Design Circle_Area_Calculator, start of the top module:
module Circle_Area_Calculator(clk, rst, radius, area);
  input wire clk, rst;
  input wire [31:0] radius;
  output reg [31:0] area;
  wire [31:0] Square_radius, Result;
  parameter Pi = 32'b01000000010010010000111111010000;
  FloatMultiplier_rounding FM0(.Multiplicand(radius), .Multiplier(radius), .Result(Square_radius));
  FloatMultiplier_rounding FM1(.Multiplicand(Square_radius), .Multiplier(Pi), .Result(Result));
  always @(posedge clk) begin
	if(rst) begin
		area[31:0] <= 1'b0;
	end else begin
		area[31:0] <= Result[31:0];
	end
  end
endmodule
make LEC_CHECK=0 ABC_AREA=1 CAP_MARGIN=30 CORE_ASPECT_RATIO=0.9 CORE_MARGIN=2 CORE_UTILIZATION=72 CTS_CLUSTER_DIAMETER=219 CTS_CLUSTER_SIZE=82 GPL_TIMING_DRIVEN=1 HOLD_SLACK_MARGIN=0.07 MAX_ROUTING_LAYER=met4 PLACE_DENSITY_LB_ADDON=0.01 SETUP_SLACK_MARGIN=0.96 SLEW_MARGIN=20 finish   # period 23.1 ns
run.sh (not shown) runs the stock make flow with config.mk's settings and CLKGATE_MAP_FILE=.
The first run ended with an error in clock tree synthesis (DPL-0038).
Rerun with:
CAP_MARGIN = 5   (was 30)
CORE_ASPECT_RATIO = not set   (was 0.9)
HOLD_SLACK_MARGIN = -0.09   (was 0.07)
SETUP_SLACK_MARGIN = -0.45   (was 0.96)
clock period = 24.4 ns   (was 23.1 ns; I/O delays follow)
With this change the flow did not get past global routing.
Synthesized area is unchanged.
Synthesized cell count stays the same.
Die area hardly moves.
Rerun with:
CAP_MARGIN = 20   (was 5)
CTS_CLUSTER_DIAMETER = 341   (was 219)
CTS_CLUSTER_SIZE = 81   (was 82)
GPL_TIMING_DRIVEN = not set   (was 1)
HOLD_SLACK_MARGIN = not set   (was -0.09)
SETUP_SLACK_MARGIN = not set   (was -0.45)
clock period = 22.3 ns   (was 24.4 ns; I/O delays follow)
Effect: This time the run stopped in clock tree synthesis (DPL-0038); area after synthesis is unchanged; die area stays the same; synthesized cell count stays the same.
Rerun with:
CTS_CLUSTER_DIAMETER = not set   (was 341)
CTS_CLUSTER_SIZE = not set   (was 81)
MAX_ROUTING_LAYER = not set   (was met4)
PLACE_DENSITY_LB_ADDON = not set   (was 0.01)
clock period = 17.2 ns   (was 22.3 ns; I/O delays follow)
Outcome: With this change the flow stopped in detailed placement (DPL-0038); area after synthesis stays the same; die area is unchanged; synthesized cell count does not change.

* * *

Circle_Area_Calculator again, from the RTL that the note above started with.
clock: 30.0 ns
lec_check: 0
cap_margin: 20
cell_pad_in_sites_detail_placement: 2
core_aspect_ratio: 0.99
core_margin: 3
core_utilization: 40
cts_cluster_diameter: 357
cts_cluster_size: 20
hold_slack_margin: 0.14
place_density_lb_addon: 0.1
slew_margin: 20
The starting point never finished: it broke off in global routing (5_1_grt) with GRT-0232.
Change:
- ABC_AREA: not set -> 1
- GPL_ROUTABILITY_DRIVEN: not set -> 0
- HOLD_SLACK_MARGIN: 0.14 -> not set
- PLACE_DENSITY_LB_ADDON: 0.1 -> 0.24
- SETUP_SLACK_MARGIN: not set -> 4.29
- TNS_END_PERCENT: not set -> 85
This time the run did not get past clock tree synthesis (4_1_cts), error DPL-0033.
Synthesized area increases slightly.
Die area went up slightly.
Synthesized cell count went up by about a fifth.

* * *

north:
Circle_Area_Calculator again, from the RTL that the note above started with.
## Circle_Area_Calculator
module Circle_Area_Calculator(clk, rst, radius, area);
  input wire clk, rst;
  input wire [31:0] radius;
  output reg [31:0] area;
  wire [31:0] Square_radius, Result;
  parameter Pi = 32'b01000000010010010000111111010000;
  FloatMultiplier_rounding FM0(.Multiplicand(radius), .Multiplier(radius), .Result(Square_radius));
  FloatMultiplier_rounding FM1(.Multiplicand(Square_radius), .Multiplier(Pi), .Result(Result));
  always @(posedge clk) begin
	if(rst) begin
		area[31:0] <= 1'b0;
	end else begin
		area[31:0] <= Result[31:0];
	end
  end
endmodule
==> flow/config.mk <==
export PLATFORM = sky130hd
export DESIGN_NAME = Circle_Area_Calculator
export DESIGN_NICKNAME = Circle_Area_Calculator
export VERILOG_FILES = /design/flow/design.v
export SDC_FILE = /design/flow/constraint.sdc
export NUM_CORES = 4
export LEC_CHECK = 0
export CAP_MARGIN = 20
export CORE_ASPECT_RATIO = 1.05
export CORE_MARGIN = 2
export CORE_UTILIZATION = 71
export CTS_CLUSTER_SIZE = 29
export GPL_TIMING_DRIVEN = 0
export MIN_ROUTING_LAYER = met1
export PLACE_DENSITY_LB_ADDON = 0.18
export SETUP_SLACK_MARGIN = 5.0
export SLEW_MARGIN = 20
export TNS_END_PERCENT = 10
==> flow/constraint.sdc <==
create_clock -name core_clock -period 30.1 [get_ports {clk}]
set_input_delay 6.0200 -clock core_clock [delete_from_list [all_inputs] [get_ports {clk}]]
set_output_delay 6.0200 -clock core_clock [all_outputs]
set_load 0.01 [all_outputs]
The layout from north, despite a flow that completed every stage, fails the layout checks, with the failing checks listed as setup timing.
Edits applied to the flow inputs when going from north to south:
# north
export LEC_CHECK = 0
export CAP_MARGIN = 20
export CORE_ASPECT_RATIO = 1.05
export CORE_MARGIN = 2
export CORE_UTILIZATION = 71
export CTS_CLUSTER_SIZE = 29
export GPL_TIMING_DRIVEN = 0
export MIN_ROUTING_LAYER = met1
export PLACE_DENSITY_LB_ADDON = 0.18
export SETUP_SLACK_MARGIN = 5.0
export SLEW_MARGIN = 20
export TNS_END_PERCENT = 10
create_clock -name core_clock -period 30.1 [get_ports {clk}]
# south
export LEC_CHECK = 0
export CAP_MARGIN = 20
export CORE_MARGIN = 2
export CORE_UTILIZATION = 40
export SLEW_MARGIN = 20
create_clock -name core_clock -period 23.3 [get_ports {clk}]
Notes after the runs:
- When south is measured against north, its total met2 wirelength after detailed routing turns out 2300 µm higher.
- south: complete, dirty (setup timing)
- Against north as the reference, south delivers a higher layout filler cell count.
- Buffer-and-inverter tally for the worst setup path in south is 23 above north.
### south -> east
# south
export LEC_CHECK = 0
export CAP_MARGIN = 20
export CORE_MARGIN = 2
export CORE_UTILIZATION = 40
export SLEW_MARGIN = 20
create_clock -name core_clock -period 23.3 [get_ports {clk}]
# east
export LEC_CHECK = 0
export CAP_MARGIN = 20
export CORE_MARGIN = 2
export CORE_UTILIZATION = 40
export SLEW_MARGIN = 20
create_clock -name core_clock -period 30.0 [get_ports {clk}]
Results
- east was carried through to the last stage, and its layout satisfied the timing, DRC and antenna checks.
- From south to east the numbers moved as follows: non-clock buffer count in the final layout saw a decrease, post-detailed-routing wire length saw a decrease.
- The final reports for east and south show least setup slack across all paths after layout higher in the former.
- Re number of nets in the final layout: east and south aren't equal, and the lower value belongs to east.
- Going from south to east, proportion of cell area occupied by registers increased by 0.37 points relative to the old numbers, layout clock buffer count increased by 2 relative to the old numbers.
Inputs modified between east and west:
# east
export LEC_CHECK = 0
export CAP_MARGIN = 20
export CORE_MARGIN = 2
export CORE_UTILIZATION = 40
export SLEW_MARGIN = 20
create_clock -name core_clock -period 30.0 [get_ports {clk}]
# west
export LEC_CHECK = 0
export ABC_AREA = 1
export CAP_MARGIN = 20
export CORE_MARGIN = 2
export CORE_UTILIZATION = 49
export CTS_CLUSTER_DIAMETER = 59
export CTS_CLUSTER_SIZE = 100
export SLEW_MARGIN = 20
export TNS_END_PERCENT = 5
create_clock -name core_clock -period 30.0 [get_ports {clk}]
Notes after the runs:
- Going from east to west, the HPWL reported at the end of detailed placement was found to have gone down by 3.7%.
- Row ratio of final minimum period to clock period: west lower / east higher
- NOTE: end-of-flow core utilization in west exceeds that of east
- Met2 demand-to-capacity share in global routing, east and west: lower on east
- On final cell count without fillers, the lower figure sits with east, not west.
- west against east: final estimated routing congestion in global placement decreased by 1.1% relative to the old numbers; slew at the pin closest to its max-slew limit decreased by 220 ps relative to the old numbers; via count decreased by 192 relative to the old numbers.
- [compare] base=east new=west: global-route wire length before repair decreased 5.8%, total wire length decreased 5.6%.
[inputs] middle vs west
# west
export LEC_CHECK = 0
export ABC_AREA = 1
export CAP_MARGIN = 20
export CORE_MARGIN = 2
export CORE_UTILIZATION = 49
export CTS_CLUSTER_DIAMETER = 59
export CTS_CLUSTER_SIZE = 100
export SLEW_MARGIN = 20
export TNS_END_PERCENT = 5
create_clock -name core_clock -period 30.0 [get_ports {clk}]
# middle
export LEC_CHECK = 0
export ABC_AREA = 0
export CAP_MARGIN = 20
export CORE_MARGIN = 2
export CORE_UTILIZATION = 49
export CTS_CLUSTER_DIAMETER = 105
export CTS_CLUSTER_SIZE = 99
export HOLD_SLACK_MARGIN = 0.28
export PLACE_DENSITY = 0.81
export SLEW_MARGIN = 20
export TNS_END_PERCENT = 10
create_clock -name core_clock -period 30.0 [get_ports {clk}]
### Flow results
When middle is set beside west, its met2 wire length turns out to be 2300 µm larger.
What west reported for synthesized cell count has to be multiplied by 0.852 to get the figure for middle.
Against west, critical path depth in middle fell by a little under 10%.
Min number of distinct library cells after synthesis across middle and west: west
middle reports a higher final instance area than west does.
middle -> west: fraction of area in registers flat
